==> inputs of job 2837 <==
==> flow/design.v (excerpt) <==
module top(
        clk, reset, up, down, hsync, vsync, rgb, pmod_switch, pause_switch,
         MISO, SW, SS, MOSI, SCLK, LED, an, seg
    );
     input clk;
     input reset;
     input up;
     input down;
     input pmod_switch;
     input pause_switch;
     output hsync;
     output vsync;
     output [11:0] rgb;
     input MISO;					 
     input [2:0] SW;             
     output SS;                     
     output MOSI;                 
     output SCLK;                 
     output [2:0] LED;			 
     output [3:0] an;			 
     output [6:0] seg;             
     wire w_reset, w_up, w_down, w_vid_on, w_p_tick;
     wire [9:0] w_x, w_y;
     reg [11:0] rgb_reg;
     wire [11:0] rgb_next;
     wire SS;						 
     wire MOSI;                     
     wire SCLK;                     
     reg [2:0] LED;                 
     wire [3:0] an;                 
     wire [6:0] seg;             
     wire [7:0] sndData;
     wire sndRec;
     wire [39:0] jstkData;
     wire [9:0] posData;
     wire score;
     wire [3:0] dig0, dig1, dig2, dig3;
     reg d_inc, d_clr;
     PmodJSTK PmodJSTK_Int(
             .CLK(clk),
             .RST(reset),
             .sndRec(sndRec),
  ...
make LEC_CHECK=0 ABC_AREA=0 CAP_MARGIN=10 CELL_PAD_IN_SITES_DETAIL_PLACEMENT=1 CELL_PAD_IN_SITES_GLOBAL_PLACEMENT=1 CORE_ASPECT_RATIO=0.88 CORE_MARGIN=4 CORE_UTILIZATION=52 CTS_CLUSTER_SIZE=71 GPL_ROUTABILITY_DRIVEN=0 GPL_TIMING_DRIVEN=0 HOLD_SLACK_MARGIN=0.08 MAX_ROUTING_LAYER=met4 MIN_ROUTING_LAYER=met2 PLACE_DENSITY_LB_ADDON=0.0 SETUP_SLACK_MARGIN=-0.19 SLEW_MARGIN=0 TNS_END_PERCENT=15 finish   # period 4.34 ns
run.sh (not shown) runs the stock make flow with config.mk's settings and CLKGATE_MAP_FILE=.
==> job 4618: changes against job 2837 <==
Settings changed: ABC_AREA 0 to default, CAP_MARGIN 10 to 20, CELL_PAD_IN_SITES_DETAIL_PLACEMENT 1 to default, CELL_PAD_IN_SITES_GLOBAL_PLACEMENT 1 to default, CORE_ASPECT_RATIO 0.88 to default, CORE_MARGIN 4 to 2, CORE_UTILIZATION 52 to 69, CTS_CLUSTER_DIAMETER from default to 54, CTS_CLUSTER_SIZE 71 to default, GPL_ROUTABILITY_DRIVEN 0 to default, GPL_TIMING_DRIVEN 0 to default, HOLD_SLACK_MARGIN 0.08 to default, MAX_ROUTING_LAYER met4 to default, MIN_ROUTING_LAYER met2 to default, PLACE_DENSITY_LB_ADDON 0.0 to default, SETUP_SLACK_MARGIN -0.19 to 0.76, SLEW_MARGIN 0 to 20, TNS_END_PERCENT 15 to default.
==> flow/constraint.sdc (replaced) <==
create_clock -name core_clock -period 7.06 [get_ports {clk}]
set_input_delay 1.4120 -clock core_clock [delete_from_list [all_inputs] [get_ports {clk}]]
set_output_delay 1.4120 -clock core_clock [all_outputs]
set_load 0.01 [all_outputs]
==> job 5108: changes against job 2837 <==
Settings changed: ABC_AREA 0 to default, CAP_MARGIN 10 to 20, CELL_PAD_IN_SITES_DETAIL_PLACEMENT 1 to default, CELL_PAD_IN_SITES_GLOBAL_PLACEMENT 1 to default, CORE_ASPECT_RATIO 0.88 to default, CORE_MARGIN 4 to 2, CORE_UTILIZATION 52 to 40, CTS_CLUSTER_SIZE 71 to default, GPL_ROUTABILITY_DRIVEN 0 to default, GPL_TIMING_DRIVEN 0 to default, HOLD_SLACK_MARGIN 0.08 to default, MAX_ROUTING_LAYER met4 to default, MIN_ROUTING_LAYER met2 to default, PLACE_DENSITY_LB_ADDON 0.0 to default, SETUP_SLACK_MARGIN -0.19 to default, SLEW_MARGIN 0 to 20, TNS_END_PERCENT 15 to default.
==> flow/constraint.sdc (replaced) <==
create_clock -name core_clock -period 5.12 [get_ports {clk}]
set_input_delay 1.0240 -clock core_clock [delete_from_list [all_inputs] [get_ports {clk}]]
set_output_delay 1.0240 -clock core_clock [all_outputs]
set_load 0.01 [all_outputs]
==> comparison table <==
Status: job 5108 timing/DRC/antenna clean; job 2837 failed layout checks; job 4618 timing/DRC/antenna clean
Reasons for failing layout checks: job 5108 -; job 2837 negative setup slack; job 4618 -
Number of standard cells in the final layout excluding fillers: job 5108 2086; job 2837 2049; job 4618 1899
Setup TNS: job 5108 0 ns; job 2837 -0.417 ns; job 4618 0 ns
Power Dens Cells: job 5108 266 nW/um^2; job 2837 328 nW/um^2; job 4618 206 nW/um^2
Final worst hold slack: job 5108 0.325 ns; job 2837 0.327 ns; job 4618 0.327 ns
Gate Area: job 5108 8040 um^2; job 2837 8030 um^2; job 4618 8020 um^2
Post-layout power: job 5108 0.00414 W; job 2837 0.00519 W; job 4618 0.00318 W
Critical path fanouts, max: job 5108 14; job 2837 12; job 4618 14
Sequential logic power: job 5108 0.00207 W; job 2837 0.00245 W; job 4618 0.00150 W
CP bufs+invs: job 5108 1; job 2837 3; job 4618 1
Relative area of clock buffers and inverters in the final design: job 5108 0.0579; job 2837 0.0614; job 4618 0.0686
Sw frac: job 5108 0.220; job 2837 0.226; job 4618 0.217
Crit path setup slack, layout: job 5108 0.714 ns; job 2837 -0.104 ns; job 4618 2.72 ns
Met2 wire length: job 5108 14000 um; job 2837 21200 um; job 4618 14600 um
Fill cells: job 5108 3413; job 2837 3119; job 4618 1495
Register-to-register setup slack: job 5108 0.71 ns; job 2837 -0.10 ns; job 4618 2.72 ns
OpenROAD warning count: job 5108 53; job 2837 53; job 4618 55
Register fraction of the total cell area: job 5108 0.339; job 2837 0.333; job 4618 0.342
Static Leak: job 5108 5.91 nW; job 2837 6.07 nW; job 4618 5.94 nW
Setup slack at placement: job 5108 0.793 ns; job 2837 -0.186 ns; job 4618 2.72 ns

* * *

==> inputs of v14 <==
top again, from the RTL that the note above started with.
==> flow/design.v (excerpt) <==
module top(
        clk, reset, up, down, hsync, vsync, rgb, pmod_switch, pause_switch,
         MISO, SW, SS, MOSI, SCLK, LED, an, seg
    );
Settings: LEC_CHECK=0, CAP_MARGIN=35, CELL_PAD_IN_SITES_DETAIL_PLACEMENT=0, CORE_ASPECT_RATIO=0.91, CORE_MARGIN=2, CORE_UTILIZATION=72, CTS_CLUSTER_SIZE=72, GPL_ROUTABILITY_DRIVEN=0, GPL_TIMING_DRIVEN=1, MIN_ROUTING_LAYER=met1, PLACE_DENSITY=0.38, SETUP_SLACK_MARGIN=1.95, SLEW_MARGIN=0; clock period 7.53 ns.
==> v19: changes against v14 <==
ABC_AREA = 1   (was unset)
CAP_MARGIN = 20   (was 35)
CELL_PAD_IN_SITES_DETAIL_PLACEMENT = unset   (was 0)
CORE_ASPECT_RATIO = unset   (was 0.91)
CORE_UTILIZATION = 70   (was 72)
CTS_CLUSTER_DIAMETER = 28   (was unset)
CTS_CLUSTER_SIZE = unset   (was 72)
GPL_ROUTABILITY_DRIVEN = unset   (was 0)
GPL_TIMING_DRIVEN = unset   (was 1)
MIN_ROUTING_LAYER = unset   (was met1)
PLACE_DENSITY = unset   (was 0.38)
SETUP_SLACK_MARGIN = 0.82   (was 1.95)
SLEW_MARGIN = 20   (was 0)
==> flow/constraint.sdc (replaced) <==
create_clock -name core_clock -period 2.84 [get_ports {clk}]
set_input_delay 0.5680 -clock core_clock [delete_from_list [all_inputs] [get_ports {clk}]]
set_output_delay 0.5680 -clock core_clock [all_outputs]
set_load 0.01 [all_outputs]
==> v29: changes against v14 <==
CORE_ASPECT_RATIO = 0.9   (was 0.91)
CTS_CLUSTER_SIZE = 79   (was 72)
PLACE_DENSITY = unset   (was 0.38)
PLACE_DENSITY_LB_ADDON = 0.01   (was unset)
SETUP_SLACK_MARGIN = unset   (was 1.95)
TNS_END_PERCENT = 40   (was unset)
==> flow/constraint.sdc (replaced) <==
create_clock -name core_clock -period 6.55 [get_ports {clk}]
set_input_delay 1.3100 -clock core_clock [delete_from_list [all_inputs] [get_ports {clk}]]
set_output_delay 1.3100 -clock core_clock [all_outputs]
set_load 0.01 [all_outputs]
==> v15: changes against v14 <==
ABC_AREA = 1   (was unset)
CAP_MARGIN = 20   (was 35)
CELL_PAD_IN_SITES_DETAIL_PLACEMENT = unset   (was 0)
CORE_ASPECT_RATIO = unset   (was 0.91)
CORE_UTILIZATION = 70   (was 72)
CTS_CLUSTER_DIAMETER = 207   (was unset)
CTS_CLUSTER_SIZE = unset   (was 72)
GPL_ROUTABILITY_DRIVEN = unset   (was 0)
GPL_TIMING_DRIVEN = unset   (was 1)
MIN_ROUTING_LAYER = unset   (was met1)
PLACE_DENSITY = unset   (was 0.38)
SETUP_SLACK_MARGIN = unset   (was 1.95)
SLEW_MARGIN = 20   (was 0)
==> flow/constraint.sdc (replaced) <==
create_clock -name core_clock -period 2.99 [get_ports {clk}]
set_input_delay 0.5980 -clock core_clock [delete_from_list [all_inputs] [get_ports {clk}]]
set_output_delay 0.5980 -clock core_clock [all_outputs]
set_load 0.01 [all_outputs]
==> results <==
item	v15	v14	v19	v29
Status	complete, no violations	complete, no violations	aborted with a tool error	complete, no violations
Last stage reached	-	-	clock tree synthesis (4_1_cts)	-
Total of plain and repair buffers excluding clock buffers	100	48	-	48
Global routing met1 resource utilization	0.3874	0.4056	-	0.4114
Number of buffers added for setup after CTS	3	0	-	0
Endpoint kind of the worst setup timing path	flip-flop	flip-flop	-	flip-flop
Initial antenna violation count	0	0	-	0
Compound Share, Synth	0.1500	0.1571	0.1500	0.1571
Vias per cell	5.805	6.175	-	6.200
Final hold viol count	0	0	-	0
Beginning of the worst register-to-register path	pg.y_ball_reg[2]	pg.y_pad_reg[0]	-	pg.y_pad_reg[3]
CP max FO	7	14	-	17
Setup TNS after final layout	0 ps	0 ps	-	0 ps
Area fraction in full adders, half adders and majority gates	0.1088	0.1105	0.1088	0.1105
CTS tree	done	done	-	done
Fin area	16,160 sq um	15,300 sq um	-	15,300 sq um
Data arrival, critical path	3370 ps	4980 ps	-	4960 ps
H-Tree Depth	1	1	-	1
Number of buffers inserted during clock tree synthesis	27	27	-	26
Actual slew at the worst max-slew pin	553.7 ps	940.6 ps	-	996.1 ps
Vias	13.18k	11.59k	-	11.63k
Post-DR wirelength/cell	15.43 um	16.51 um	-	16.53 um
Clock power frac	0.495	0.485	-	0.483
Beginning of the worst hold path	btReset.r2	btnU.r2	-	btReset.r1
No activity file was given, so power comes from the tool's default toggle rates.
